### config.mk
export PLATFORM = sky130hd
export DESIGN_NAME = int_calc
export DESIGN_NICKNAME = int_calc
export VERILOG_FILES = /design/flow/design.v
export SDC_FILE = /design/flow/constraint.sdc
export NUM_CORES = 4
export LEC_CHECK = 0
export CAP_MARGIN = 0
export CORE_MARGIN = 2
export CORE_UTILIZATION = 72
export CTS_CLUSTER_DIAMETER = 97
export CTS_CLUSTER_SIZE = 23
export PLACE_DENSITY_LB_ADDON = 0.28
export SETUP_SLACK_MARGIN = -1.09
export SLEW_MARGIN = 20
export TNS_END_PERCENT = 50
### constraint.sdc
create_clock -name core_clock -period 11.2 [get_ports {clk}]
set_input_delay 2.2400 -clock core_clock [delete_from_list [all_inputs] [get_ports {clk}]]
set_output_delay 2.2400 -clock core_clock [all_outputs]
set_load 0.01 [all_outputs]
### design.v
`timescale 1ns / 1ps
module adder_1bit(a, b, ci, s, co);
	input wire a,b,ci;
	output wire s,co;
	and (c1,a,b), (c2,b,ci), (c3,a,ci);
	xor (s1,a,b), (s,s1,ci);
	or (co,c1,c2,c3);
endmodule
`timescale 1ns / 1ps
module adder_32bits(A, B, Ctr, S, Co,Cy);
	parameter size=32;
   input [size:1] A;
   input [size:1] B;
   input Ctr;
   output [size:1] S;
   output Co;
	output Cy;
	wire[size-1:1]  Ctemp;
	wire[size:1]    Bo;
	assign Bo={32{Ctr}}^B;
adder_1bit 	A1(.a(A[1]),.b(Bo[1]),.ci(Ctr),.s(S[1]),.co(Ctemp[1])),
		A2(A[2],Bo[2],Ctemp[1],S[2],Ctemp[2]),
		A3(A[3],Bo[3],Ctemp[2],S[3],Ctemp[3]),
		A4(A[4],Bo[4],Ctemp[3],S[4],Ctemp[4]),
		A5(A[5],Bo[5],Ctemp[4],S[5],Ctemp[5]),
		A6(A[6],Bo[6],Ctemp[5],S[6],Ctemp[6]),
		A7(A[7],Bo[7],Ctemp[6],S[7],Ctemp[7]),
		A8(A[8],Bo[8],Ctemp[7],S[8],Ctemp[8]),
		A9(A[9],Bo[9],Ctemp[8],S[9],Ctemp[9]),
		A10(A[10],Bo[10],Ctemp[9],S[10],Ctemp[10]),
		A11(A[11],Bo[11],Ctemp[10],S[11],Ctemp[11]),
		A12(A[12],Bo[12],Ctemp[11],S[12],Ctemp[12]),
		A13(A[13],Bo[13],Ctemp[12],S[13],Ctemp[13]),
		A14(A[14],Bo[14],Ctemp[13],S[14],Ctemp[14]),
		A15(A[15],Bo[15],Ctemp[14],S[15],Ctemp[15]),
		A16(A[16],Bo[16],Ctemp[15],S[16],Ctemp[16]),
		A17(A[17],Bo[17],Ctemp[16],S[17],Ctemp[17]),
		A18(A[18],Bo[18],Ctemp[17],S[18],Ctemp[18]),
		A19(A[19],Bo[19],Ctemp[18],S[19],Ctemp[19]),
		A20(A[20],Bo[20],Ctemp[19],S[20],Ctemp[20]),
		A21(A[21],Bo[21],Ctemp[20],S[21],Ctemp[21]),
		A22(A[22],Bo[22],Ctemp[21],S[22],Ctemp[22]),
		A23(A[23],Bo[23],Ctemp[22],S[23],Ctemp[23]),
		A24(A[24],Bo[24],Ctemp[23],S[24],Ctemp[24]),
		A25(A[25],Bo[25],Ctemp[24],S[25],Ctemp[25]),
		A26(A[26],Bo[26],Ctemp[25],S[26],Ctemp[26]),
		A27(A[27],Bo[27],Ctemp[26],S[27],Ctemp[27]),
		A28(A[28],Bo[28],Ctemp[27],S[28],Ctemp[28]),
		A29(A[29],Bo[29],Ctemp[28],S[29],Ctemp[29]),
		A30(A[30],Bo[30],Ctemp[29],S[30],Ctemp[30]),
		A31(A[31],Bo[31],Ctemp[30],S[31],Ctemp[31]),
		A32(A[32],Bo[32],Ctemp[31],S[32],Co);
		assign Cy=(!(A[32]^Bo[32]))*(A[32]^S[32]);
endmodule
module mul_32_32_64(clk, rst, start, a, b, out, idle);
   input clk;
   input rst;
   input start;
   input [31:0] a, b;
   output reg [63:0] out;
   output idle;
   reg [63:0]        out_r;
   parameter START = 1'b0, CALC = 1'b1;
   reg [4:0]         count;
   reg               state;
   reg               last;
   wire [33:0]       tmp_sum;
   wire [33:0]       a_ext;
   wire [33:0]       addend;
   wire [2:0]        booth;
   assign idle = (state == START);
   assign a_ext = {{2{a[31]}}, a};
   assign booth = {out_r[1:0], last};
   assign addend = (booth[1] ^ booth[0]) ? a_ext : {a_ext[32:0], 1'b0} & {34{booth[2] ^ booth[0]}};
   assign tmp_sum = {{2{out_r[63]}}, out_r[63:32]} + (addend ^ {34{booth[2]}}) + {33'b0, booth[2]};
   always @(posedge clk) begin
      if (rst) begin
         state <= START;
         count <= 5'b00000;
      end else begin
      case (state)
        START: begin
           if (start) begin
              out_r <= {32'b0, b};
              last <= 1'b0;
              count <= 5'b00000;
              state <= CALC;
           end
        end
        CALC: begin
           if (~count[4]) begin
              count <= count + 1;
              out_r[63:30] <= tmp_sum[33:0];
              out_r[29:0] <= out_r[31:2];
              last <= out_r[1];
           end  
           else begin
              out <= out_r;
              state <= START;
              count <= 5'b00000;
           end
        end  
        default:;
      endcase  
      end
   end  
endmodule  
module div_64_32_32(clk, rst, start, a, b, quo, mod, idle);
   input clk;
   input rst;
   input start;
   input [63:0] a;
   input [31:0] b;
   output reg [31:0] quo, mod;
   output idle;
   reg [31:0]        quo_r;
   reg [33:0]        mod_r;
   parameter START = 2'b00, CALC = 2'b01, FIN = 2'b11;
   reg [1:0]         state;
   reg [4:0]         count;
   wire [33:0]       b_ext;
   wire [33:0]       tmp_sum;
   reg               op;
   assign idle = (state == START);
   assign b_ext = {2'b00, b};
   assign tmp_sum = mod_r + (b_ext ^ {34{op}}) + {33'b0, op};
   always @(posedge clk) begin
      if (rst) begin
         state <= START;
         count <= 5'b00000;
      end else begin
      case (state)
        START: begin
           if (start) begin
              mod_r <= {1'b0, a[63:31]};
              quo_r <= {a[30:0], 1'b0};
              op <= 1;     
              count <= 5'b00000;
              state <= CALC;
           end
        end
        CALC: begin
           if (count != 5'b11111) begin
              mod_r <= {tmp_sum[32:0], quo_r[31]};
              quo_r <= {quo_r[30:0], ~tmp_sum[33]};
              op <= ~tmp_sum[33];
              count <= count + 1;
           end
           else begin
              quo_r <= {quo_r[30:0], ~tmp_sum[33]};
              mod_r <= tmp_sum[33] ? tmp_sum + b_ext : tmp_sum;
              state <= FIN;
              count <= 5'b00000;
           end
        end
        FIN: begin
           quo <= quo_r;
           mod <= mod_r[31:0];
           state <= START;
           count <= 5'b00000;
        end
        default: state <= START;
      endcase  
      end
   end  
endmodule  
module int_calc(clk, rst, start, A, B, done, int_add, int_sub, int_mul, int_div, int_mod, addCo, addCy, subCo, subCy);
   input clk;
   input rst;
   input start;
   input [63:0] A;
   input [31:0] B;
   output done;
   output [31:0] int_add;
   output [31:0] int_sub;
   output [63:0] int_mul;
   output [31:0] int_div;
   output [31:0] int_mod;
	output addCo;
	output addCy;
	output subCo;
	output subCy;
   reg [31:0] a_r;
   reg [31:0] b_r;
   reg        busy;
   wire       mul_idle;
   wire       div_idle;
   assign done = busy & mul_idle & div_idle;
   always @(posedge clk) begin
      if (start) begin
         a_r <= A[31:0];
         b_r <= B;
      end
      if (rst) busy <= 1'b0;
      else if (start) busy <= 1'b1;
      else if (done) busy <= 1'b0;
   end
   adder_32bits adder(.A(a_r),
                      .B(b_r),
                      .Ctr(1'b0),
                      .S(int_add),
                      .Co(addCo),
                      .Cy(addCy));
   adder_32bits suber(.A(a_r),
                      .B(b_r),
                      .Ctr(1'b1),
                      .S(int_sub),
                      .Co(subCo),
                      .Cy(subCy));
   mul_32_32_64 muler(.clk(clk),
                      .rst(rst),
                      .start(start),
                      .a(a_r),
                      .b(B),
                      .out(int_mul),
                      .idle(mul_idle));
   div_64_32_32 diver(.clk(clk),
                      .rst(rst),
                      .start(start),
                      .a(A),
                      .b(b_r),
                      .quo(int_div),
                      .mod(int_mod),
                      .idle(div_idle));
endmodule  
### run.sh
#!/bin/bash
# the make line also repeats each setting of config.mk as NAME=value (left out here)
make -C /OpenROAD-flow-scripts/flow DESIGN_CONFIG=/design/flow/config.mk WORK_HOME=/design/flow/orfs CLKGATE_MAP_FILE= finish
==> summary.txt, run 1 <==
fresh numbers from the pnr run: Tightest Hold Check Type=flip-flop to flip-flop, part of the power in combinational logic=0.419, root cell of the clock tree=sky130_fd_sc_hd__clkbuf_16, share of synthesized cell area in and, or, nand and nor gates=0.09279, Reg2Reg Launch Point=b_r[0], Hold Fails Final Rpt=0, final-stage net count=2326, number of DRC markers after the initial detailed-route iteration=2688, Combinational Power=1630 uW, Commonest flop=sky130_fd_sc_hd__edfxtp_1, number of buffers inserted during clock tree synthesis=18, placer congestion estimate=0.9745, worst-path cell with the longest stage delay=sky130_fd_sc_hd__edfxtp_1, worst setup path startpoint=b_r[0], Most Frequent Cell on Critical Path=sky130_fd_sc_hd__fa_2, startpoint of the lowest-slack hold path=muler.out_r[2], number of global-route vias before repair=16048, post-synthesis cell type with the largest combined area=sky130_fd_sc_hd__edfxtp_1, Async SR Flop Fraction=0, post-route DRC violation count=0, Ports=296, post-cts hold buffer count=0, relative contribution of the clock network to total power=0.187, total power divided by cell area=159.3 mW/mm2, pre-CTS setup slack=-4270 ps, Cell Area, Synth=0.02071 mm2, worst-margin pin slew=1030 ps, cell count in the Yosys report=1827, antenna-violating nets left=0, nets in the synthesized netlist=2093, clk pwr=730 uW, reg2reg end=diver.mod_r[32], logic depth of the worst setup path including buffers=36, number of rows created at floorplan=62, Synth flops=339, CP Capture Point=subCy, net switching component of the power=1410 uW, required time of the critical path=8960 ps, fraction of post-synthesis cell area in the top cell type by area=0.4698, iteration tally of the first detailed-router pass=8, Pint=2494 uW, Die X-Extent=173.6 um, Mux cell area share=0.04350, critical path arrival=13400 ps, outcome=failed layout checks, post-synthesis adder-cell area fraction=0.1244, final cycle utilization of the critical path=1.396, Syn Inst Count=1827, CTS tree=yes, floorplan core density=0.7255, switching share of power=0.3612, sequential group power=1540 uW, upper clock frequency limit=63.95 MHz, RSZ-0062 raised after global routing=yes, number of sinks driven by the clock tree=339, Total Wirelength=61.88 mm, final tally of setup violations=29, register-to-register path setup slack=5000 ps, number of filler instances in the final layout=1434, chip area line of the yosys report=0.02071 mm2, violated layout checks=negative setup slack, number of warnings reported in the yosys synthesis log=7, Cells on Worst Hold Path=0, slew margin rel.=0.3136, endpoint with the worst hold slack=muler.out[2], mean area per synthesized cell=11.34 um2, dominant cells by area after synthesis=sky130_fd_sc_hd__edfxtp_1 (47%), sky130_fd_sc_hd__fa_1 (6.3%), sky130_fd_sc_hd__ha_1 (6.2%), final cell count without fillers=2459, yosys aoi share=0.1518, IO Port Bufs=295, post-synthesis sequential area ratio=0.4843, Leakage=0.009207 uW, H-tree levels=1, number of vias in the routed layout=16646, CP Launch Type=flip-flop, final clock skew=21.45 ps, Placed Cells=2420, critical path type=flip-flop to output port, Clock Path Buffers=3, Placeable Area=0.02855 mm2, part of the power in registers=0.394, worst path buffer plus inverter count=2, Reg2Reg Depth=21, worst vdd ir=0.1465 mV, Die Area=0.03014 mm2, Unique cell types=88, drt wl/cell=25.16 um, overflow left after global routing=0, maximum number of pins on one net before global-route repair=71, die outline height=173.6 um, xor and xnor area share after synthesis=0.04525, reported max-cap violation count=0, insertion delay to the later sink of the worst-skew pair=530 ps, CP peak stage delay=450 ps, number of enable flip-flop cells=324, critical path's top delay family=adder cells, HPWL reported at the end of detailed placement=45.33 mm, OpenROAD warning count=31, minimum clock period after layout=15640 ps, initial antenna violation count=2, Max Fanout on Critical Path=2, endpoint class of the critical path=output port, Max power group=combinational cells, area growth from synthesis to layout=18.34%, top post-synthesis cells by count=sky130_fd_sc_hd__edfxtp_1 (324), sky130_fd_sc_hd__nor2_1 (168), sky130_fd_sc_hd__a21oi_1 (135), dominant combinational cell family by area after synthesis=AND-OR/OR-AND gates, most frequently used cell type in the post-synthesis netlist=sky130_fd_sc_hd__edfxtp_1, mean number of vias per cell=6.769, Clock transition at path regs=100 ps, global-route wire length before repair=93.47 mm, post-route worst setup slack=-4437 ps, combined global-route utilization of all metal layers=0.4039, Slew Viols, Final=0
through the flow:
step           power [uW]  cell area (um2)    util  TNS (ps)  hold WS [ps]
5_1_grt              4056            24510  0.8585    -71680         452.3
4_1_cts              3828            24430  0.8556    -67210         443.9
3_3_place_gp         3049            23920  0.8378    -54020         424.5
6_report             3904            24510  0.8586    -65280         446.9
3_5_place_dp         3119            23920  0.8378    -57530         430.9
2_1_floorplan        2682            20900       -    -40040         420.4
cell type report:
cell class / instances / area [um2] / area share
Antenna cell: 3 / 7.507 / 0.0003063
Multi-Input combinational cell: 1240 / 9691 / 0.3954
Tap cell: 384 / 480.5 / 0.01960
Timing Repair Buffer: 344 / 3328 / 0.1358
Inverter: 117 / 439.2 / 0.01792
Sequential cell: 339 / 10030 / 0.4094
Clock inverter: 1 / 8.758 / 0.0003573
Clock buffer: 31 / 520.5 / 0.02124
what timing repair did:
action	CTS	global route
gates resized	78	44
endpoints found under the setup margin	23	25
pin swaps	4	6
buffers inserted	1	4
layer usage:
layer / track usage / wire length, um / vias to the layer above
li1: - / - / 7131
met1: 0.5599 / 22690 / 7991
met2: 0.6512 / 28710 / 1300
met3: 0.06206 / 7321 / 224
met4: 0.1593 / 3156 / 0
met5: 0 / 0 / -
==> run 2: changes to the inputs <==
SETUP_SLACK_MARGIN = 3.21   (was -1.09)
clock period = 10.8 ns   (was 11.2 ns; I/O delays follow)
==> run 2 against run 1 <==
Net effect:
- the layout still fails its checks (negative setup slack)
- wire length up 4.0%
- power is 5.4% higher
- synthesized cell count unchanged
- clock skew rose by 13 ps
- critical endpoint unchanged
- flip-flop count unchanged
- die size unchanged
- first-iteration DRC count decreased by 9.0%
- critical path type unchanged
==> summary.txt, run 2 <==
fresh numbers from the pnr run: Hold Fails Final Rpt=0 (unchanged), part of the power in combinational logic=0.423 (was 0.419), cell count in the Yosys report=1827 (unchanged), overflow left after global routing=0 (unchanged), top post-synthesis cells by count=sky130_fd_sc_hd__edfxtp_1 (324), sky130_fd_sc_hd__nor2_1 (168), sky130_fd_sc_hd__a21oi_1 (135) (unchanged), fraction of post-synthesis cell area in the top cell type by area=0.4698 (unchanged), Clock Path Buffers=3 (unchanged), Ports=296 (unchanged), H-tree levels=1 (unchanged), net switching component of the power=1516 uW (was 1410 uW), worst-path cell with the longest stage delay=sky130_fd_sc_hd__fa_2 (was sky130_fd_sc_hd__edfxtp_1), startpoint of the lowest-slack hold path=diver.quo_r[4] (was muler.out_r[2]), most frequently used cell type in the post-synthesis netlist=sky130_fd_sc_hd__edfxtp_1 (unchanged), slew margin rel.=0.2943 (was 0.3136), endpoint with the worst hold slack=diver.quo[4] (was muler.out[2]), outcome=failed layout checks (unchanged), post-route DRC violation count=0 (unchanged), RSZ-0062 raised after global routing=yes (unchanged), IO Port Bufs=295 (unchanged), Reg2Reg Launch Point=diver.op (was b_r[0]), total negative slack=-73180 ps (was -65280 ps), post-synthesis cell type with the largest combined area=sky130_fd_sc_hd__edfxtp_1 (unchanged), final clock skew=34.25 ps (was 21.45 ps), global-route wire length before repair=96.97 mm (was 93.47 mm), Placed Cells=2425 (was 2420), Total Wirelength=64.35 mm (was 61.88 mm), part of the power in registers=0.387 (was 0.394), Max power group=combinational cells (unchanged), Commonest flop=sky130_fd_sc_hd__edfxtp_1 (unchanged), CP peak stage delay=460 ps (was 450 ps), final tally of setup violations=29 (unchanged), final cell count without fillers=2462 (was 2459), antenna-violating nets left=0 (unchanged), worst-margin pin slew=1059 ps (was 1030 ps), number of enable flip-flop cells=324 (unchanged), number of global-route vias before repair=16302 (was 16048), reported max-cap violation count=0 (unchanged), violated layout checks=negative setup slack (unchanged), Synth flops=339 (unchanged), post-synthesis sequential area ratio=0.4843 (unchanged), clk pwr=781 uW (was 730 uW), worst path buffer plus inverter count=2 (unchanged), logic depth of the worst setup path including buffers=36 (unchanged), HPWL reported at the end of detailed placement=46.30 mm (was 45.33 mm), dominant combinational cell family by area after synthesis=AND-OR/OR-AND gates (unchanged), Die X-Extent=173.6 um (unchanged), minimum clock period after layout=15710 ps, worst setup path startpoint=b_r[0] (unchanged), Reg2Reg Depth=20 (was 21), sequential group power=1590 uW (was 1540 uW), post-synthesis adder-cell area fraction=0.1244 (unchanged), Die Area=0.03014 mm2 (unchanged), Leakage=0.009264 uW (was 0.009207 uW), Combinational Power=1740 uW (was 1630 uW), Syn Inst Count=1827 (unchanged), yosys aoi share=0.1518 (unchanged), Clock transition at path regs=100 ps (about the same), number of filler instances in the final layout=1451 (was 1434), xor and xnor area share after synthesis=0.04525 (unchanged), register-to-register path setup slack=3990 ps (was 5000 ps), CTS tree=yes (unchanged), relative contribution of the clock network to total power=0.190 (was 0.187), initial antenna violation count=1 (was 2), dominant cells by area after synthesis=sky130_fd_sc_hd__edfxtp_1 (47%), sky130_fd_sc_hd__fa_1 (6.3%), sky130_fd_sc_hd__ha_1 (6.2%) (unchanged), maximum number of pins on one net before global-route repair=71 (unchanged), Async SR Flop Fraction=0 (unchanged), Placement Cell Area=0.02396 mm2 (was 0.02392 mm2), placer congestion estimate=0.9983 (was 0.9745), area growth from synthesis to layout=18.59% (was 18.34%), final design utilization=0.8604 (was 0.8586), Cells on Worst Hold Path=0 (unchanged), worst vdd ir=0.1820 mV (was 0.1465 mV), floorplan core density=0.7255 (unchanged), reg2reg end=diver.mod_r[32] (unchanged), number of sinks driven by the clock tree=339 (unchanged), share of synthesized cell area in and, or, nand and nor gates=0.09279 (unchanged), upper clock frequency limit=63.66 MHz, combined global-route utilization of all metal layers=0.4205 (was 0.4039), total power divided by cell area=167.5 mW/mm2 (was 159.3 mW/mm2), Cell Area, Synth=0.02071 mm2 (unchanged), Slew Viols, Final=0 (unchanged), chip area line of the yosys report=0.02071 mm2 (unchanged), Unique cell types=88 (unchanged), CP Capture Point=subCy (unchanged), critical path arrival=13550 ps (was 13400 ps), number of rows created at floorplan=62 (unchanged), insertion delay to the later sink of the worst-skew pair=550 ps (was 530 ps), endpoint class of the critical path=output port (unchanged), OpenROAD warning count=32 (was 31), critical path's top delay family=adder cells (unchanged), Max Fanout on Critical Path=2 (unchanged), switching share of power=0.3685 (was 0.3612), Tightest Hold Check Type=flip-flop to flip-flop (unchanged), CP Launch Type=flip-flop (unchanged), Most Frequent Cell on Critical Path=sky130_fd_sc_hd__fa_2 (unchanged), drt wl/cell=26.14 um (was 25.16 um), number of DRC markers after the initial detailed-route iteration=2445 (was 2688), number of vias in the routed layout=16771 (was 16646), Pint=2597 uW (was 2494 uW), number of warnings reported in the yosys synthesis log=7 (unchanged), final-stage net count=2330 (was 2326), mean area per synthesized cell=11.34 um2 (unchanged), required time of the critical path=8640 ps (was 8960 ps), Placeable Area=0.02855 mm2 (unchanged), die outline height=173.6 um (unchanged), post-route worst setup slack=-4909 ps (was -4437 ps), iteration tally of the first detailed-router pass=6 (was 8), cell area after layout=0.02456 mm2 (was 0.02451 mm2), root cell of the clock tree=sky130_fd_sc_hd__clkbuf_16 (unchanged), number of buffers inserted during clock tree synthesis=18 (unchanged), critical path type=flip-flop to output port (unchanged), nets in the synthesized netlist=2093 (unchanged), Mux cell area share=0.04350 (unchanged), mean number of vias per cell=6.812 (was 6.769), final cycle utilization of the critical path=1.455 (was 1.396)
-- run 2: final cells by class --
class,instances,area [um2],share of cell area
antenna,2,5.005,0.0002038
clock buffer,31,520.5,0.02119
clock inverter,1,8.758,0.0003566
inverter,117,439.2,0.01788
multi-input combinational,1240,9693,0.3947
sequential,339,10030,0.4085
tap,384,480.5,0.01956
timing repair buffer,348,3382,0.1377
-- run 2: through the flow --
stage               hold WS, ps  setup slack [ps]  power (uW)
CTS                       452.5             -4842        3994
detailed placement        432.1             -4697        3248
floorplan                 420.4             -3877        2791
global route              463.8             -5213        4247
global placement          422.4             -4499        3167
finish                    459.9             -4909        4113
-- run 2: per-layer routing --
metal / wire length, um / GRT usage
met5: 0 / 0
met4: 2985 / 0.1604
met3: 7991 / 0.07544
met2: 29920 / 0.6790
met1: 23460 / 0.5774
-- run 2: what timing repair did --
action / in CTS / in global routing
setup endpoints to repair: 48 / 48
buffers inserted: 0 / 3
hold buffers: 0 / 0
pin swaps: 3 / 7
resized: 221 / 44
==> run 3: changes to the inputs <==
CAP_MARGIN = 20   (was 0)
CORE_UTILIZATION = 55   (was 72)
CTS_CLUSTER_DIAMETER = unset   (was 97)
CTS_CLUSTER_SIZE = unset   (was 23)
PLACE_DENSITY_LB_ADDON = unset   (was 0.28)
SETUP_SLACK_MARGIN = 1.5   (was 3.21)
TNS_END_PERCENT = unset   (was 50)
clock period = 9.26 ns   (was 10.8 ns; I/O delays follow)
==> run 3 against run 2 <==
Net effect:
- utilization shrank 18 points
- count of clock-buffer cells in the layout up 16
- largest power group unchanged
- cell area grew 3.2%
- flip-flop count did not move
- setup slack lost 1100 ps
- still fails the layout checks on negative setup slack
- power grew 26%
- clock power increased by 82%
- die size is 30% higher
- wire length fell by 11%
- combinational power is about 10% higher
- synthesized area stayed put
- highest routed layer unchanged
- sequential share of layout area down 1.3 points
==> summary.txt, run 3 <==
fresh numbers from the pnr run: final clock skew=21.77 ps (was 34.25 ps), Commonest flop=sky130_fd_sc_hd__edfxtp_1 (unchanged), share of synthesized cell area in and, or, nand and nor gates=0.09279 (unchanged), overflow left after global routing=0 (unchanged), Clock transition at path regs=60 ps (was 100 ps), insertion delay to the later sink of the worst-skew pair=560 ps (was 550 ps), final-stage net count=2353 (was 2330), RSZ-0062 raised after global routing=yes (unchanged), endpoint with the worst hold slack=muler.out[28] (was diver.quo[4]), register-to-register path setup slack=2460 ps (was 3990 ps), maximum number of pins on one net before global-route repair=61 (was 71), number of global-route vias before repair=14811 (was 16302), combined global-route utilization of all metal layers=0.2932 (was 0.4205), iteration tally of the first detailed-router pass=5 (was 6), upper clock frequency limit=65.56 MHz, power after layout=5190 uW (was 4113 uW), CP Launch Type=flip-flop (unchanged), switching share of power=0.3395 (was 0.3685), Reg2Reg Launch Point=diver.op (unchanged), floorplan core density=0.5538 (was 0.7255), cell count in the Yosys report=1827 (unchanged), Placeable Area=0.03740 mm2 (was 0.02855 mm2), Mux cell area share=0.04350 (unchanged), mean area per synthesized cell=11.34 um2 (unchanged), worst setup path startpoint=b_r[0] (unchanged), HPWL reported at the end of detailed placement=42.99 mm (was 46.30 mm), critical path's top delay family=adder cells (unchanged), die outline height=198.1 um (was 173.6 um), Slew Viols, Final=0 (unchanged), reported max-cap violation count=0 (unchanged), Ports=296 (unchanged), post-synthesis adder-cell area fraction=0.1244 (unchanged), CP Capture Point=subCy (unchanged), slew margin rel.=0.2766 (was 0.2943), Placement Cell Area=0.02415 mm2 (was 0.02396 mm2), mean number of vias per cell=5.876 (was 6.812), sequential group power=1850 uW (was 1590 uW), post-synthesis cell type with the largest combined area=sky130_fd_sc_hd__edfxtp_1 (unchanged), IO Port Bufs=295 (unchanged), Max power group=combinational cells (unchanged), Pint=3428 uW (was 2597 uW), worst vdd ir=0.1494 mV (was 0.1820 mV), most frequently used cell type in the post-synthesis netlist=sky130_fd_sc_hd__edfxtp_1 (unchanged), Combinational Power=1920 uW (was 1740 uW), xor and xnor area share after synthesis=0.04525 (unchanged), number of rows created at floorplan=71 (was 62), dominant cells by area after synthesis=sky130_fd_sc_hd__edfxtp_1 (47%), sky130_fd_sc_hd__fa_1 (6.3%), sky130_fd_sc_hd__ha_1 (6.2%) (unchanged), post-route DRC violation count=0 (unchanged), fraction of post-synthesis cell area in the top cell type by area=0.4698 (unchanged), worst path buffer plus inverter count=2 (unchanged), endpoint class of the critical path=output port (unchanged), Synth flops=339 (unchanged), number of filler instances in the final layout=2773 (was 1451), Cells on Worst Hold Path=0 (unchanged), required time of the critical path=7410 ps (was 8640 ps), cell area after layout=0.02535 mm2 (was 0.02456 mm2), number of enable flip-flop cells=324 (unchanged), Clock Path Buffers=3 (unchanged), Cell Area, Synth=0.02071 mm2 (unchanged), critical path arrival=13400 ps (was 13550 ps), drt wl/cell=21.90 um (was 26.14 um), antenna-violating nets left=0 (unchanged), post-route worst setup slack=-5992 ps (was -4909 ps), startpoint of the lowest-slack hold path=muler.out_r[28] (was diver.quo_r[4]), Total Wirelength=57.56 mm (was 64.35 mm), worst-margin pin slew=1083 ps (was 1059 ps), net switching component of the power=1762 uW (was 1516 uW), Reg2Reg Depth=22 (was 20), Unique cell types=88 (unchanged), top post-synthesis cells by count=sky130_fd_sc_hd__edfxtp_1 (324), sky130_fd_sc_hd__nor2_1 (168), sky130_fd_sc_hd__a21oi_1 (135) (unchanged), logic depth of the worst setup path including buffers=36 (unchanged), part of the power in registers=0.356 (was 0.387), final tally of setup violations=35 (was 29), Hold Fails Final Rpt=0 (unchanged), number of sinks driven by the clock tree=339 (unchanged), OpenROAD warning count=33 (was 32), number of vias in the routed layout=15443 (was 16771), clk pwr=1420 uW (was 781 uW), dominant combinational cell family by area after synthesis=AND-OR/OR-AND gates (unchanged), Tightest Hold Check Type=flip-flop to flip-flop (unchanged), global-route wire length before repair=86.52 mm (was 96.97 mm), chip area line of the yosys report=0.02071 mm2 (unchanged), Die Area=0.03923 mm2 (was 0.03014 mm2), H-tree levels=2 (was 1), final cycle utilization of the critical path=1.647 (was 1.455), post-synthesis sequential area ratio=0.4843 (unchanged), area growth from synthesis to layout=22.38% (was 18.59%), CP peak stage delay=430 ps (was 460 ps), reg2reg end=diver.mod_r[31] (was diver.mod_r[32]), nets in the synthesized netlist=2093 (unchanged), placer congestion estimate=0.9092 (was 0.9983), Max Fanout on Critical Path=2 (unchanged), CTS tree=yes (unchanged), relative contribution of the clock network to total power=0.273 (was 0.190), initial antenna violation count=3 (was 1), total power divided by cell area=204.8 mW/mm2 (was 167.5 mW/mm2), violated layout checks=negative setup slack (unchanged), minimum clock period after layout=15250 ps, Syn Inst Count=1827 (unchanged), part of the power in combinational logic=0.371 (was 0.423), number of warnings reported in the yosys synthesis log=7 (unchanged), Leakage=0.009574 uW (was 0.009264 uW), root cell of the clock tree=sky130_fd_sc_hd__clkbuf_16 (unchanged), Most Frequent Cell on Critical Path=sky130_fd_sc_hd__fa_2 (unchanged), worst-path cell with the longest stage delay=sky130_fd_sc_hd__fa_1 (was sky130_fd_sc_hd__fa_2), outcome=failed layout checks (unchanged), number of buffers inserted during clock tree synthesis=37 (was 18), yosys aoi share=0.1518 (unchanged), Async SR Flop Fraction=0 (unchanged), number of DRC markers after the initial detailed-route iteration=1163 (was 2445), final design utilization=0.6777 (was 0.8604), critical path type=flip-flop to output port (unchanged), Die X-Extent=198.1 um (was 173.6 um)
## run 3: routing by layer
metal  part of all wire  track usage
met1               0.45       0.4230
met2               0.46       0.4584
met3              0.064      0.04224
met4              0.029      0.09719
met5                  0            0
## run 3: layout make-up
class | count | area, um2 | area share
Antenna cell | 3 | 7.507 | 0.0002962
Clock buffer | 47 | 1006 | 0.03969
Clock inverter | 19 | 128.9 | 0.005085
Inverter | 117 | 439.2 | 0.01733
Multi-Input combinational cell | 1240 | 9689 | 0.3823
Sequential cell | 339 | 10030 | 0.3958
Tap cell | 511 | 639.4 | 0.02523
Timing Repair Buffer | 352 | 3403 | 0.1343
## run 3: through the flow
stage	hold WS [ps]	instances	worst slack [ps]	setup TNS [ps]
floorplan	420.4	1827	-5109	-80580
global placement	425.0	2557	-5778	-101030
detailed placement	427.8	2557	-5879	-103590
CTS	437.4	2625	-6072	-111530
global route	451.2	2628	-6368	-118570
finish	438.8	2628	-5992	-109600
## run 3: repair_timing
item,CTS,global route
setup endpoints to repair,46,45
setup buffers,2,0
hold buffers,0,0
gates resized,236,14
pin swaps,0,3
==> run 4: changes to the inputs <==
CORE_UTILIZATION = 40   (was 55)
clock period = 17.5 ns   (was 9.26 ns; I/O delays follow)
==> run 4 against run 3 <==
Net effect:
- the run now finishes clean
- largest cell class unchanged
- largest power group unchanged
- sequential share of layout area down 0.18 points
- combinational power down 48%
- sequential power fell by 47%
==> summary.txt, run 4 <==
fresh numbers from the pnr run: CP peak stage delay=420 ps (was 430 ps), switching share of power=0.3350 (was 0.3395), global-route wire length before repair=90.75 mm (was 86.52 mm), Pint=1871 uW (was 3428 uW), Unique cell types=88 (unchanged), number of buffers inserted during clock tree synthesis=40 (was 37), Clock Path Buffers=3 (unchanged), endpoint with the worst hold slack=muler.out[28] (unchanged), dominant cells by area after synthesis=sky130_fd_sc_hd__edfxtp_1 (47%), sky130_fd_sc_hd__fa_1 (6.3%), sky130_fd_sc_hd__ha_1 (6.2%) (unchanged), startpoint of the lowest-slack hold path=muler.out_r[28] (unchanged), mean number of vias per cell=5.478 (was 5.876), reported max-cap violation count=0 (unchanged), Max power group=combinational cells (unchanged), RSZ-0062 raised after global routing=yes (unchanged), root cell of the clock tree=sky130_fd_sc_hd__clkbuf_16 (unchanged), CP Launch Type=flip-flop (unchanged), die outline height=231.5 um (was 198.1 um), placer congestion estimate=0.9116 (was 0.9092), worst setup path startpoint=a_r[0] (was b_r[0]), number of filler instances in the final layout=4677 (was 2773), sequential group power=987 uW (was 1850 uW), Combinational Power=1000 uW (was 1920 uW), Commonest flop=sky130_fd_sc_hd__edfxtp_1 (unchanged), post-route DRC violation count=0 (unchanged), nets in the synthesized netlist=2093 (unchanged), worst-margin pin slew=999.5 ps (was 1083 ps), part of the power in combinational logic=0.355 (was 0.371), part of the power in registers=0.351 (was 0.356), number of enable flip-flop cells=324 (unchanged), logic depth of the worst setup path including buffers=37 (was 36), clk pwr=827 uW (was 1420 uW), endpoint class of the critical path=output port (unchanged), xor and xnor area share after synthesis=0.04525 (unchanged), Clock transition at path regs=60 ps (about the same), Async SR Flop Fraction=0 (unchanged), post-synthesis cell type with the largest combined area=sky130_fd_sc_hd__edfxtp_1 (unchanged), minimum clock period after layout=17040 ps, insertion delay to the later sink of the worst-skew pair=560 ps (about the same), post-cts hold buffer count=0 (unchanged), Total Wirelength=60.01 mm (was 57.56 mm), maximum number of pins on one net before global-route repair=71 (was 61), n_diodes=0 (was 3), drt wl/cell=21.66 um (was 21.90 um), dominant combinational cell family by area after synthesis=AND-OR/OR-AND gates (unchanged), relative contribution of the clock network to total power=0.294 (was 0.273), worst path buffer plus inverter count=3 (was 2), critical path arrival=13540 ps (was 13400 ps), Max Fanout on Critical Path=2 (unchanged), register-to-register path setup slack=11320 ps (was 2460 ps), post-route worst setup slack=463.5 ps (was -5992 ps), OpenROAD warning count=31 (was 33), Reg2Reg Depth=18 (was 22), total negative slack=0 ps (was -109600 ps), area growth from synthesis to layout=22.94% (was 22.38%), critical path type=flip-flop to output port (unchanged), Die X-Extent=231.5 um (was 198.1 um), pre-CTS setup slack=493.9 ps (was -5879 ps), iteration tally of the first detailed-router pass=6 (was 5), number of global-route vias before repair=14910 (was 14811), cell area after layout=0.02546 mm2 (was 0.02535 mm2), minimum hold slack=438.7 ps (was 438.8 ps), worst-path cell with the longest stage delay=sky130_fd_sc_hd__fa_1 (unchanged), initial antenna violation count=0 (was 3), CP Capture Point=addCy (was subCy), total power divided by cell area=110.5 mW/mm2 (was 204.8 mW/mm2), antenna-violating nets left=0 (unchanged), IO Port Bufs=295 (unchanged), critical path's top delay family=adder cells (unchanged), Slew Viols, Final=0 (unchanged), post-synthesis adder-cell area fraction=0.1244 (unchanged), mean area per synthesized cell=11.34 um2 (unchanged), required time of the critical path=14000 ps (was 7410 ps), Cell Area, Synth=0.02071 mm2 (unchanged), Most Frequent Cell on Critical Path=sky130_fd_sc_hd__fa_2 (unchanged), top post-synthesis cells by count=sky130_fd_sc_hd__edfxtp_1 (324), sky130_fd_sc_hd__nor2_1 (168), sky130_fd_sc_hd__a21oi_1 (135) (unchanged), outcome=timing/DRC/antenna clean (was failed layout checks), chip area line of the yosys report=0.02071 mm2 (unchanged), Mux cell area share=0.04350 (unchanged), Syn Inst Count=1827 (unchanged), reg2reg end=diver.mod_r[32] (was diver.mod_r[31]), cell count in the Yosys report=1827 (unchanged), number of rows created at floorplan=83 (was 71), upper clock frequency limit=58.70 MHz, Placement Cell Area=0.02409 mm2 (was 0.02415 mm2), overflow left after global routing=0 (unchanged), H-tree levels=2 (unchanged), Ports=296 (unchanged), number of warnings reported in the yosys synthesis log=7 (unchanged), final tally of setup violations=0 (was 35), Hold Fails Final Rpt=0 (unchanged), final-stage net count=2327 (was 2353), final clock skew=21.03 ps (was 21.77 ps), combined global-route utilization of all metal layers=0.2228 (was 0.2932), Cells on Worst Hold Path=0 (unchanged), yosys aoi share=0.1518 (unchanged), Die Area=0.05361 mm2 (was 0.03923 mm2), Tightest Hold Check Type=flip-flop to flip-flop (unchanged), Reg2Reg Launch Point=diver.op (unchanged), most frequently used cell type in the post-synthesis netlist=sky130_fd_sc_hd__edfxtp_1 (unchanged), number of DRC markers after the initial detailed-route iteration=1037 (was 1163), floorplan core density=0.4037 (was 0.5538), Synth flops=339 (unchanged), number of vias in the routed layout=15179 (was 15443), share of synthesized cell area in and, or, nand and nor gates=0.09279 (unchanged), Placeable Area=0.05130 mm2 (was 0.03740 mm2), number of sinks driven by the clock tree=339 (unchanged), CTS tree=yes (unchanged), final cycle utilization of the critical path=0.9735 (was 1.647), fraction of post-synthesis cell area in the top cell type by area=0.4698 (unchanged), post-synthesis sequential area ratio=0.4843 (unchanged), Leakage=0.009464 uW (was 0.009574 uW), slew margin rel.=0.3336 (was 0.2766), worst vdd ir=0.07857 mV (was 0.1494 mV), HPWL reported at the end of detailed placement=44.63 mm (was 42.99 mm), net switching component of the power=942.5 uW (was 1762 uW)
run 4: layout make-up:
class                      instances  area, um2  area share
clock buffer                      46       1045     0.04103
clock inverter                    26      245.2    0.009631
inverter                         117      439.2     0.01725
multi-input combinational       1240       9692      0.3806
sequential                       339      10030      0.3940
tap                              680      850.8     0.03342
timing repair buffer             323       3158      0.1240
run 4: through the flow:
stage,utilization,total power [uW],std cells
6_report,0.4963,2813,2771
5_1_grt,0.4963,2972,2771
4_1_cts,0.4954,2828,2769
3_5_place_dp,0.4696,1987,2690
3_3_place_gp,0.4696,1980,2690
2_1_floorplan,-,1713,1827
run 4: repair_timing:
action	CTS	global route
pin swaps	8	2
cloned	0	0
endpoints found under the setup margin	12	13
gates resized	40	15
buffers inserted	7	1
run 4: per-layer routing:
metal	vias to the layer above	GRT usage	wire (um)
met5	-	0	0
met4	0	0.07332	1796
met3	81	0.03322	3441
met2	523	0.3506	27250
met1	7426	0.3156	27530
li1	7149	-	-
==> run 5: changes to the inputs <==
ABC_AREA = 1   (was unset)
CORE_UTILIZATION = 72   (was 40)
CTS_CLUSTER_DIAMETER = 94   (was unset)
CTS_CLUSTER_SIZE = 32   (was unset)
PLACE_DENSITY_LB_ADDON = 0.27   (was unset)
SETUP_SLACK_MARGIN = 2.96   (was 1.5)
TNS_END_PERCENT = 50   (was unset)
clock period = 10.6 ns   (was 17.5 ns; I/O delays follow)
==> run 5 against run 4 <==
Net effect:
- largest power group unchanged
- utilization grew 37 points
- critical endpoint is now subCy
- largest cell class is now logic gates
- the layout now fails its checks (negative setup slack)
- flip-flop count is the same
- combinational power grew 120%
- highest routed layer is now met5
- final cell count grew 14%
==> summary.txt, run 5 <==
fresh numbers from the pnr run: outcome=failed layout checks (was timing/DRC/antenna clean), RSZ-0062 raised after global routing=yes (unchanged), Die X-Extent=178.7 um (was 231.5 um), antenna-violating nets left=0 (unchanged), GR peak layer=met2 (unchanged), reported max-cap violation count=0 (unchanged), clk pwr=734 uW (was 827 uW), drt wl/cell=21.88 um (was 21.66 um), maximum number of pins on one net before global-route repair=69 (was 71), minimum clock period after layout=15930 ps, Max power group=combinational cells (unchanged), post-route worst setup slack=-5332 ps (was 463.5 ps), number of warnings reported in the yosys synthesis log=7 (unchanged), Die Area=0.03193 mm2 (was 0.05361 mm2), part of the power in combinational logic=0.478 (was 0.355), final-stage net count=3037 (was 2327), CP peak stage delay=450 ps (was 420 ps), met2 track demand over resource in global routing=0.7006 (was 0.3506), switching share of power=0.4179 (was 0.3350), logic depth of the worst setup path including buffers=37 (unchanged), number of DRC markers after the initial detailed-route iteration=3060 (was 1037), dominant cells by area after synthesis=sky130_fd_sc_hd__edfxtp_1 (44%), sky130_fd_sc_hd__nand2_1 (13%), sky130_fd_sc_hd__fa_1 (5.9%) (was sky130_fd_sc_hd__edfxtp_1 (47%), sky130_fd_sc_hd__fa_1 (6.3%), sky130_fd_sc_hd__ha_1 (6.2%)), most frequently used cell type in the post-synthesis netlist=sky130_fd_sc_hd__nand2_1 (was sky130_fd_sc_hd__edfxtp_1), Max Fanout on Critical Path=2 (unchanged), number of buffers inserted during clock tree synthesis=15 (was 40), Placement Cell Area=0.02525 mm2 (was 0.02409 mm2), total power divided by cell area=175.4 mW/mm2 (was 110.5 mW/mm2), number of rows created at floorplan=63 (was 83), Reg2Reg Launch Point=diver.op (unchanged), area growth from synthesis to layout=17.30% (was 22.94%), initial antenna violation count=2 (was 0), yosys aoi share=0.08006 (was 0.1518), post-synthesis cell type with the largest combined area=sky130_fd_sc_hd__edfxtp_1 (unchanged), endpoint class of the critical path=output port (unchanged), CTS tree=yes (unchanged), xor and xnor area share after synthesis=0.04105 (was 0.04525), Total Wirelength=69.36 mm (was 60.01 mm), post-synthesis adder-cell area fraction=0.1173 (was 0.1244), required time of the critical path=8480 ps (was 14000 ps), met3 Usage GRT=0.1115 (was 0.03322), final cycle utilization of the critical path=1.503 (was 0.9735), Combinational Power=2160 uW (was 1000 uW), critical path arrival=13810 ps (was 13540 ps), startpoint of the lowest-slack hold path=muler.out_r[46] (was muler.out_r[28]), upper clock frequency limit=62.77 MHz, final tally of setup violations=32 (was 0), dominant combinational cell family by area after synthesis=simple AND/OR/NAND/NOR gates (was AND-OR/OR-AND gates), die outline height=178.7 um (was 231.5 um), top post-synthesis cells by count=sky130_fd_sc_hd__nand2_1 (777), sky130_fd_sc_hd__inv_1 (343), sky130_fd_sc_hd__edfxtp_1 (324) (was sky130_fd_sc_hd__edfxtp_1 (324), sky130_fd_sc_hd__nor2_1 (168), sky130_fd_sc_hd__a21oi_1 (135)), Commonest flop=sky130_fd_sc_hd__edfxtp_1 (unchanged), endpoint with the worst hold slack=muler.out[46] (was muler.out[28]), violated layout checks=negative setup slack, overflow left after global routing=0 (unchanged), H-tree levels=1 (was 2), Pint=2632 uW (was 1871 uW), HPWL reported at the end of detailed placement=52.86 mm (was 44.63 mm), Ports=296 (unchanged), total negative slack=-93820 ps (was 0 ps), slew margin rel.=0.3362 (was 0.3336), Tightest Hold Check Type=flip-flop to flip-flop (unchanged), number of filler instances in the final layout=1493 (was 4677), worst-margin pin slew=995.8 ps (was 999.5 ps), number of sinks driven by the clock tree=339 (unchanged), chip area line of the yosys report=0.02197 mm2 (was 0.02071 mm2), GR met1 Demand/Resource=0.5338 (was 0.3156), minimum hold slack=468.3 ps (was 438.7 ps), Syn Inst Count=2524 (was 1827), sequential group power=1630 uW (was 987 uW), final clock skew=37.24 ps (was 21.03 ps), Most Frequent Cell on Critical Path=sky130_fd_sc_hd__fa_2 (unchanged), OpenROAD warning count=31 (unchanged), post-synthesis sequential area ratio=0.4564 (was 0.4843), Placeable Area=0.02987 mm2 (was 0.05130 mm2), critical path's top delay family=adder cells (unchanged), Cell Area, Synth=0.02197 mm2 (was 0.02071 mm2), combined global-route utilization of all metal layers=0.4395 (was 0.2228), worst vdd ir=0.1297 mV (was 0.07857 mV), Clock transition at path regs=120 ps (was 60 ps), cell area after layout=0.02578 mm2 (was 0.02546 mm2), Async SR Flop Fraction=0 (unchanged), cell count in the Yosys report=2524 (was 1827), Reg2Reg Depth=23 (was 18), share of synthesized cell area in and, or, nand and nor gates=0.2145 (was 0.09279), worst-path cell with the longest stage delay=sky130_fd_sc_hd__edfxtp_1 (was sky130_fd_sc_hd__fa_1), iteration tally of the first detailed-router pass=17 (was 6), mean number of vias per cell=6.322 (was 5.478), IO Port Bufs=295 (unchanged), net switching component of the power=1890 uW (was 942.5 uW), root cell of the clock tree=sky130_fd_sc_hd__clkbuf_16 (unchanged), mean area per synthesized cell=8.706 um2 (was 11.34 um2), number of global-route vias before repair=19510 (was 14910), register-to-register path setup slack=5000 ps (was 11320 ps), critical path type=flip-flop to output port (unchanged), number of vias in the routed layout=20040 (was 15179), reg2reg end=diver.mod_r[21] (was diver.mod_r[32]), Hold Fails Final Rpt=0 (unchanged), Synth flops=339 (unchanged), Cells on Worst Hold Path=0 (unchanged), CP Launch Type=flip-flop (unchanged), nets in the synthesized netlist=2790 (was 2093), CP Capture Point=subCy (was addCy), fraction of post-synthesis cell area in the top cell type by area=0.4428 (was 0.4698), Unique cell types=50 (was 88), placer congestion estimate=1.092 (was 0.9116), Leakage=0.01132 uW (was 0.009464 uW), number of enable flip-flop cells=324 (unchanged), global-route wire length before repair=105.7 mm (was 90.75 mm), Clock Path Buffers=3 (unchanged), part of the power in registers=0.359 (was 0.351), Mux cell area share=0 (was 0.04350), worst path buffer plus inverter count=3 (unchanged), post-route DRC violation count=0 (unchanged), floorplan core density=0.7355 (was 0.4037), relative contribution of the clock network to total power=0.162 (was 0.294), Slew Viols, Final=0 (unchanged), worst setup path startpoint=b_r[0] (was a_r[0]), insertion delay to the later sink of the worst-skew pair=550 ps (was 560 ps)
-- run 5: cell type report --
class	count	area (um2)	area share
tap	390	488.0	0.01893
timing repair buffer	342	3323	0.1289
clock buffer	19	390.4	0.01514
inverter	348	1306	0.05068
sequential	339	10030	0.3892
antenna	1	2.502	0.00009708
clock inverter	6	85.08	0.003301
multi-input combinational	1725	10150	0.3938
-- run 5: repair_timing --
action / 4_1_cts / 5_1_grt
setup endpoints to repair: 48 / 50
buffers inserted: 2 / 0
pin swaps: 2 / 2
hold buffers: 0 / 0
hold endpoints to repair: 0 / 0
resized: 246 / 13
-- run 5: routing by layer --
layer  vias to the layer above  part of all wire  wire (um)
li1                       8648                 -          -
met1                      9111              0.33      22670
met2                      1809              0.45      31530
met3                       470              0.14       9414
met4                         2             0.083       5732
met5                         -           0.00016         11
-- run 5: through the flow --
step | util | worst slack, ps | std cells | total power, uW
6_report | 0.8628 | -5332 | 3170 | 4522
5_1_grt | 0.8628 | -5649 | 3170 | 4717
4_1_cts | 0.8613 | -5359 | 3169 | 4409
3_5_place_dp | 0.8451 | -5138 | 3142 | 3670
3_3_place_gp | 0.8451 | -4752 | 3142 | 3568
2_1_floorplan | - | -4056 | 2524 | 3068
==> run 6: changes to the inputs <==
CELL_PAD_IN_SITES_GLOBAL_PLACEMENT = 0   (was unset)
CORE_ASPECT_RATIO = 1.08   (was unset)
CORE_UTILIZATION = 64   (was 72)
CTS_CLUSTER_DIAMETER = unset   (was 94)
CTS_CLUSTER_SIZE = unset   (was 32)
GPL_ROUTABILITY_DRIVEN = 0   (was unset)
HOLD_SLACK_MARGIN = 0.28   (was unset)
MAX_ROUTING_LAYER = met5   (was unset)
MIN_ROUTING_LAYER = met1   (was unset)
PLACE_DENSITY_LB_ADDON = 0.11   (was 0.27)
SETUP_SLACK_MARGIN = 3.8   (was 2.96)
TNS_END_PERCENT = unset   (was 50)
clock period = 14.9 ns   (was 10.6 ns; I/O delays follow)
==> run 6 against run 5 <==
Net effect:
- clock skew shrank 20 ps
- wire length shrank 2.4%
- the layout still fails its checks (negative setup slack)
- largest cell class unchanged
- worst hold slack lost 30 ps
- count of clock-buffer cells in the layout grew 31
==> summary.txt, run 6 <==
fresh numbers from the pnr run: outcome=failed layout checks (unchanged), violated layout checks=negative setup slack (unchanged), number of rows created at floorplan=70 (was 63), slew margin rel.=0.3227 (was 0.3362), minimum clock period after layout=16520 ps, die outline height=196.6 um (was 178.7 um), nets in the synthesized netlist=2790 (unchanged), cell area after layout=0.02643 mm2 (was 0.02578 mm2), total negative slack=-12110 ps (was -93820 ps), Die Area=0.03583 mm2 (was 0.03193 mm2), area growth from synthesis to layout=20.29% (was 17.30%), Commonest flop=sky130_fd_sc_hd__edfxtp_1 (unchanged), Cell Area, Synth=0.02197 mm2 (unchanged), H-tree levels=2 (was 1), RSZ-0062 raised after global routing=yes (unchanged), Most Frequent Cell on Critical Path=sky130_fd_sc_hd__fa_2 (unchanged), part of the power in registers=0.323 (was 0.359), Ports=296 (unchanged), worst path buffer plus inverter count=3 (unchanged), yosys aoi share=0.08006 (unchanged), Clock transition at path regs=70 ps (was 120 ps), worst-path cell with the longest stage delay=sky130_fd_sc_hd__edfxtp_1 (unchanged), critical path's top delay family=adder cells (unchanged), total power divided by cell area=135.5 mW/mm2 (was 175.4 mW/mm2), floorplan core density=0.6500 (was 0.7355), Clock Path Buffers=3 (unchanged), Slew Viols, Final=0 (unchanged), final cell count without fillers=3238 (was 3170), Reg2Reg Depth=28 (was 23), final cycle utilization of the critical path=1.109 (was 1.503), Pint=2206 uW (was 2632 uW), CTS tree=yes (unchanged), endpoint class of the critical path=output port (unchanged), switching share of power=0.3840 (was 0.4179), Hold Fails Final Rpt=0 (unchanged), logic depth of the worst setup path including buffers=37 (unchanged), mean area per synthesized cell=8.706 um2 (unchanged), top post-synthesis cells by count=sky130_fd_sc_hd__nand2_1 (777), sky130_fd_sc_hd__inv_1 (343), sky130_fd_sc_hd__edfxtp_1 (324) (unchanged), post-synthesis adder-cell area fraction=0.1173 (unchanged), mean number of vias per cell=5.936 (was 6.322), post-route DRC violation count=0 (unchanged), worst vdd ir=0.1244 mV (was 0.1297 mV), Cells on Worst Hold Path=0 (unchanged), Placement Cell Area=0.02514 mm2 (was 0.02525 mm2), critical path arrival=13540 ps (was 13810 ps), register-to-register path setup slack=9590 ps (was 5000 ps), post-route worst setup slack=-1621 ps (was -5332 ps), net switching component of the power=1375 uW (was 1890 uW), CP peak stage delay=420 ps (was 450 ps), root cell of the clock tree=sky130_fd_sc_hd__clkbuf_16 (unchanged), global-route wire length before repair=102.9 mm (was 105.7 mm), dominant combinational cell family by area after synthesis=simple AND/OR/NAND/NOR gates (unchanged), endpoint with the worst hold slack=diver.quo[16] (was muler.out[46]), number of buffers inserted during clock tree synthesis=37 (was 15), sequential group power=1160 uW (was 1630 uW), IO Port Bufs=295 (unchanged), Mux cell area share=0 (unchanged), clk pwr=950 uW (was 734 uW), final-stage net count=3040 (was 3037), final tally of setup violations=12 (was 32), Placed Cells=3163 (was 3142), startpoint of the lowest-slack hold path=diver.quo_r[16] (was muler.out_r[46]), worst setup path startpoint=b_r[0] (unchanged), number of sinks driven by the clock tree=339 (unchanged), HPWL reported at the end of detailed placement=51.16 mm (was 52.86 mm), Unique cell types=50 (unchanged), dominant cells by area after synthesis=sky130_fd_sc_hd__edfxtp_1 (44%), sky130_fd_sc_hd__nand2_1 (13%), sky130_fd_sc_hd__fa_1 (5.9%) (unchanged), Die X-Extent=182.3 um (was 178.7 um), Leakage=0.01157 uW (was 0.01132 uW), relative contribution of the clock network to total power=0.265 (was 0.162), chip area line of the yosys report=0.02197 mm2 (unchanged), final clock skew=16.88 ps (was 37.24 ps), Syn Inst Count=2524 (unchanged), Reg2Reg Launch Point=diver.op (unchanged), Placeable Area=0.03381 mm2 (was 0.02987 mm2), part of the power in combinational logic=0.411 (was 0.478), cell count in the Yosys report=2524 (unchanged), reported max-cap violation count=0 (unchanged), overflow left after global routing=0 (unchanged), Max Fanout on Critical Path=2 (unchanged), CP Capture Point=addCy (was subCy), Total Wirelength=67.68 mm (was 69.36 mm), Combinational Power=1470 uW (was 2160 uW), post-synthesis cell type with the largest combined area=sky130_fd_sc_hd__edfxtp_1 (unchanged), number of vias in the routed layout=19220 (was 20040), post-synthesis sequential area ratio=0.4564 (unchanged), fraction of post-synthesis cell area in the top cell type by area=0.4428 (unchanged), combined global-route utilization of all metal layers=0.3778 (was 0.4395), number of global-route vias before repair=19163 (was 19510), critical path type=flip-flop to output port (unchanged), Max power group=combinational cells (unchanged), number of enable flip-flop cells=324 (unchanged), insertion delay to the later sink of the worst-skew pair=540 ps (was 550 ps), post-cts hold buffer count=0 (unchanged), OpenROAD warning count=31 (unchanged), power after layout=3582 uW (was 4522 uW), worst-margin pin slew=1010 ps (was 995.8 ps), initial antenna violation count=3 (was 2), number of DRC markers after the initial detailed-route iteration=2369 (was 3060), Tightest Hold Check Type=flip-flop to flip-flop (unchanged), Async SR Flop Fraction=0 (unchanged), xor and xnor area share after synthesis=0.04105 (unchanged), number of warnings reported in the yosys synthesis log=7 (unchanged), most frequently used cell type in the post-synthesis netlist=sky130_fd_sc_hd__nand2_1 (unchanged), maximum number of pins on one net before global-route repair=67 (was 69), CP Launch Type=flip-flop (unchanged), upper clock frequency limit=60.53 MHz, drt wl/cell=20.90 um (was 21.88 um), share of synthesized cell area in and, or, nand and nor gates=0.2145 (unchanged), reg2reg end=diver.mod_r[25] (was diver.mod_r[21]), required time of the critical path=11920 ps (was 8480 ps), antenna-violating nets left=0 (unchanged), Synth flops=339 (unchanged), iteration tally of the first detailed-router pass=6 (was 17)
run 6: cell type report:
class                           instances  area (um2)
Tap cell                              432       540.5
Sequential cell                       339       10030
Multi-Input combinational cell       1725       10150
Clock buffer                           50       994.7
Antenna cell                            4       10.01
Fill cell                            2275        7376
Inverter                              348        1306
Clock inverter                         17       224.0
Timing Repair Buffer                  323        3173
run 6: through the flow:
stage,hold WS [ps],utilization,worst slack [ps]
floorplan,420.6,-,-616.2
detailed placement,437.0,0.7437,-1465
global route,458.3,0.7818,-2004
finish,437.9,0.7818,-1621
global placement,431.7,0.7437,-1257
CTS,440.5,0.7795,-1751
run 6: routing by layer:
| metal | share of wire | track usage |
|---|---|---|
| met1 | 0.36 | 0.4745 |
| met2 | 0.47 | 0.6269 |
| met3 | 0.11 | 0.07483 |
| met4 | 0.058 | 0.1930 |
| met5 | 0 | 0 |
run 6: timing repair:
| action | 4_1_cts | 5_1_grt |
|---|---|---|
| gates resized | 148 | 38 |
| buffers inserted | 3 | 1 |
| setup endpoints to repair | 34 | 36 |
| pin swaps | 6 | 4 |
==> run 7: changes to the inputs <==
ABC_AREA = unset   (was 1)
CAP_MARGIN = 15   (was 20)
CELL_PAD_IN_SITES_DETAIL_PLACEMENT = 1   (was unset)
CELL_PAD_IN_SITES_GLOBAL_PLACEMENT = unset   (was 0)
CORE_ASPECT_RATIO = 0.75   (was 1.08)
CORE_UTILIZATION = 19   (was 64)
CTS_CLUSTER_SIZE = 31   (was unset)
HOLD_SLACK_MARGIN = unset   (was 0.28)
MAX_ROUTING_LAYER = met4   (was met5)
MIN_ROUTING_LAYER = unset   (was met1)
PLACE_DENSITY_LB_ADDON = 0.08   (was 0.11)
SETUP_SLACK_MARGIN = unset   (was 3.8)
clock period = 29.9 ns   (was 14.9 ns; I/O delays follow)
==> run 7 against run 6 <==
Net effect:
- now clean on timing, DRC and antenna
- final cell count is 8.8% higher
- largest power group unchanged
- via count is 21% lower
- sequential share of layout area is 0.13 points higher
- flip-flop count stayed put
- synthesized area is 5.7% lower
- combinational power is 59% lower
- critical path depth is 1 lower
==> summary.txt, run 7 <==
fresh numbers from the pnr run: number of rows created at floorplan=104 (was 70), pre-CTS setup slack=7590 ps (was -1465 ps), overflow left after global routing=0 (unchanged), sequential group power=581 uW (was 1160 uW), met3 Usage GRT=0.02085 (was 0.07483), Async SR Flop Fraction=0 (unchanged), xor and xnor area share after synthesis=0.04525 (was 0.04105), post-synthesis cell type with the largest combined area=sky130_fd_sc_hd__edfxtp_1 (unchanged), slew margin rel.=0.3062 (was 0.3227), global-route wire length before repair=116.8 mm (was 102.9 mm), number of warnings reported in the yosys synthesis log=7 (unchanged), Total Wirelength=81.22 mm (was 67.68 mm), CP peak stage delay=550 ps (was 420 ps), post-route worst setup slack=7193 ps (was -1621 ps), number of buffers inserted during clock tree synthesis=43 (was 37), chip area line of the yosys report=0.02071 mm2 (was 0.02197 mm2), endpoint with the worst hold slack=muler.out[7] (was diver.quo[16]), Reg2Reg Depth=22 (was 28), GR peak layer=met1 (was met2), number of sinks driven by the clock tree=339 (unchanged), drt wl/cell=23.05 um (was 20.90 um), most frequently used cell type in the post-synthesis netlist=sky130_fd_sc_hd__edfxtp_1 (was sky130_fd_sc_hd__nand2_1), Max Fanout on Critical Path=7 (was 2), dominant combinational cell family by area after synthesis=AND-OR/OR-AND gates (was simple AND/OR/NAND/NOR gates), antenna-violating nets left=0 (unchanged), fraction of post-synthesis cell area in the top cell type by area=0.4698 (was 0.4428), setup fix buffers added after clock tree synthesis=0 (was 3), number of global-route vias before repair=16225 (was 19163), net switching component of the power=609.5 uW (was 1375 uW), number of DRC markers after the initial detailed-route iteration=791 (was 2369), Most Frequent Cell on Critical Path=sky130_fd_sc_hd__fa_1 (was sky130_fd_sc_hd__fa_2), total power divided by cell area=66.00 mW/mm2 (was 135.5 mW/mm2), Cells on Worst Hold Path=0 (unchanged), worst vdd ir=0.03438 mV (was 0.1244 mV), clk pwr=548 uW (was 950 uW), part of the power in combinational logic=0.350 (was 0.411), Ports=296 (unchanged), final cycle utilization of the critical path=0.7594 (was 1.109), worst-margin pin slew=1037 ps (was 1010 ps), upper clock frequency limit=44.04 MHz, worst path buffer plus inverter count=2 (was 3), critical path type=flip-flop to output port (unchanged), Syn Inst Count=1827 (was 2524), startpoint of the lowest-slack hold path=muler.out_r[7] (was diver.quo_r[16]), worst setup path startpoint=a_r[0] (was b_r[0]), Commonest flop=sky130_fd_sc_hd__edfxtp_1 (unchanged), met2 track demand over resource in global routing=0.2121 (was 0.6269), minimum clock period after layout=22710 ps, register-to-register path setup slack=23530 ps (was 9590 ps), final tally of setup violations=0 (was 12), area growth from synthesis to layout=27.19% (was 20.29%), Synth flops=339 (unchanged), Clock Path Buffers=3 (unchanged), post-synthesis adder-cell area fraction=0.1244 (was 0.1173), Combinational Power=609 uW (was 1470 uW), RSZ-0062 raised after global routing=no (was yes), Pint=1129 uW (was 2206 uW), post-synthesis sequential area ratio=0.4843 (was 0.4564), Tightest Hold Check Type=flip-flop to flip-flop (unchanged), initial antenna violation count=1 (was 3), outcome=timing/DRC/antenna clean (was failed layout checks), critical path's top delay family=adder cells (unchanged), GR met1 Demand/Resource=0.2165 (was 0.4745), cell area after layout=0.02634 mm2 (was 0.02643 mm2), HPWL reported at the end of detailed placement=62.15 mm (was 51.16 mm), reg2reg end=diver.mod_r[31] (was diver.mod_r[25]), number of instances resized during post-cts repair=0 (was 148), power after layout=1739 uW (was 3582 uW), die outline height=289.9 um (was 196.6 um), IO Port Bufs=295 (unchanged), Die Area=0.1117 mm2 (was 0.03583 mm2), combined global-route utilization of all metal layers=0.1468 (was 0.3778), number of vias in the routed layout=15229 (was 19220), H-tree levels=2 (unchanged), CTS tree=yes (unchanged), required time of the critical path=23920 ps (was 11920 ps), mean area per synthesized cell=11.34 um2 (was 8.706 um2), endpoint class of the critical path=output port (unchanged), Hold Fails Final Rpt=0 (unchanged), Placement Cell Area=0.02490 mm2 (was 0.02514 mm2), dominant cells by area after synthesis=sky130_fd_sc_hd__edfxtp_1 (47%), sky130_fd_sc_hd__fa_1 (6.3%), sky130_fd_sc_hd__ha_1 (6.2%) (was sky130_fd_sc_hd__edfxtp_1 (44%), sky130_fd_sc_hd__nand2_1 (13%), sky130_fd_sc_hd__fa_1 (5.9%)), Mux cell area share=0.04350 (was 0), CP Capture Point=addCy (unchanged), total negative slack=0 ps (was -12110 ps), logic depth of the worst setup path including buffers=36 (was 37), Clock transition at path regs=60 ps (was 70 ps), mean number of vias per cell=4.322 (was 5.936), cell count in the Yosys report=1827 (was 2524), Cell Area, Synth=0.02071 mm2 (was 0.02197 mm2), floorplan core density=0.1922 (was 0.6500), final-stage net count=2324 (was 3040), Leakage=0.009528 uW (was 0.01157 uW), number of enable flip-flop cells=324 (unchanged), top post-synthesis cells by count=sky130_fd_sc_hd__edfxtp_1 (324), sky130_fd_sc_hd__nor2_1 (168), sky130_fd_sc_hd__a21oi_1 (135) (was sky130_fd_sc_hd__nand2_1 (777), sky130_fd_sc_hd__inv_1 (343), sky130_fd_sc_hd__edfxtp_1 (324)), maximum number of pins on one net before global-route repair=67 (unchanged), worst-path cell with the longest stage delay=sky130_fd_sc_hd__clkdlybuf4s50_1 (was sky130_fd_sc_hd__edfxtp_1), iteration tally of the first detailed-router pass=5 (was 6), root cell of the clock tree=sky130_fd_sc_hd__clkbuf_16 (unchanged), CP Launch Type=flip-flop (unchanged), Unique cell types=88 (was 50), Slew Viols, Final=0 (unchanged), insertion delay to the later sink of the worst-skew pair=590 ps (was 540 ps), nets in the synthesized netlist=2093 (was 2790), post-route DRC violation count=0 (unchanged), final clock skew=26.54 ps (was 16.88 ps), switching share of power=0.3506 (was 0.3840), part of the power in registers=0.334 (was 0.323), critical path arrival=16730 ps (was 13540 ps), yosys aoi share=0.1518 (was 0.08006), Placeable Area=0.1077 mm2 (was 0.03381 mm2), Die X-Extent=385.2 um (was 182.3 um), post-cts hold buffer count=0 (unchanged), relative contribution of the clock network to total power=0.315 (was 0.265), Max power group=combinational cells (unchanged), share of synthesized cell area in and, or, nand and nor gates=0.09279 (was 0.2145), minimum hold slack=447.6 ps (was 437.9 ps), Reg2Reg Launch Point=diver.op (unchanged), OpenROAD warning count=28 (was 31), reported max-cap violation count=0 (unchanged)
-- run 7: cell type report --
type / count / area [um2]
Fill cell: 12047 / 81400
Sequential cell: 339 / 10030
Multi-Input combinational cell: 1240 / 9520
Timing Repair Buffer: 317 / 3115
Tap cell: 1431 / 1790
Clock buffer: 50 / 1124
Inverter: 117 / 439.2
Clock inverter: 28 / 315.3
Antenna cell: 2 / 5.005
-- run 7: through the flow --
step             util  instances
2_1_floorplan       -       1827
3_3_place_gp   0.2311       3444
3_5_place_dp   0.2311       3444
4_1_cts        0.2444       3522
5_1_grt        0.2444       3522
6_report       0.2445       3524
-- run 7: routing by layer --
layer,wire length [um],vias to the layer above
li1,-,7157
met1,42650,7744
met2,34620,254
met3,2572,74
met4,1372,0
met5,0,-
Power figures rest on the tool's default switching activity, not on a simulated workload.
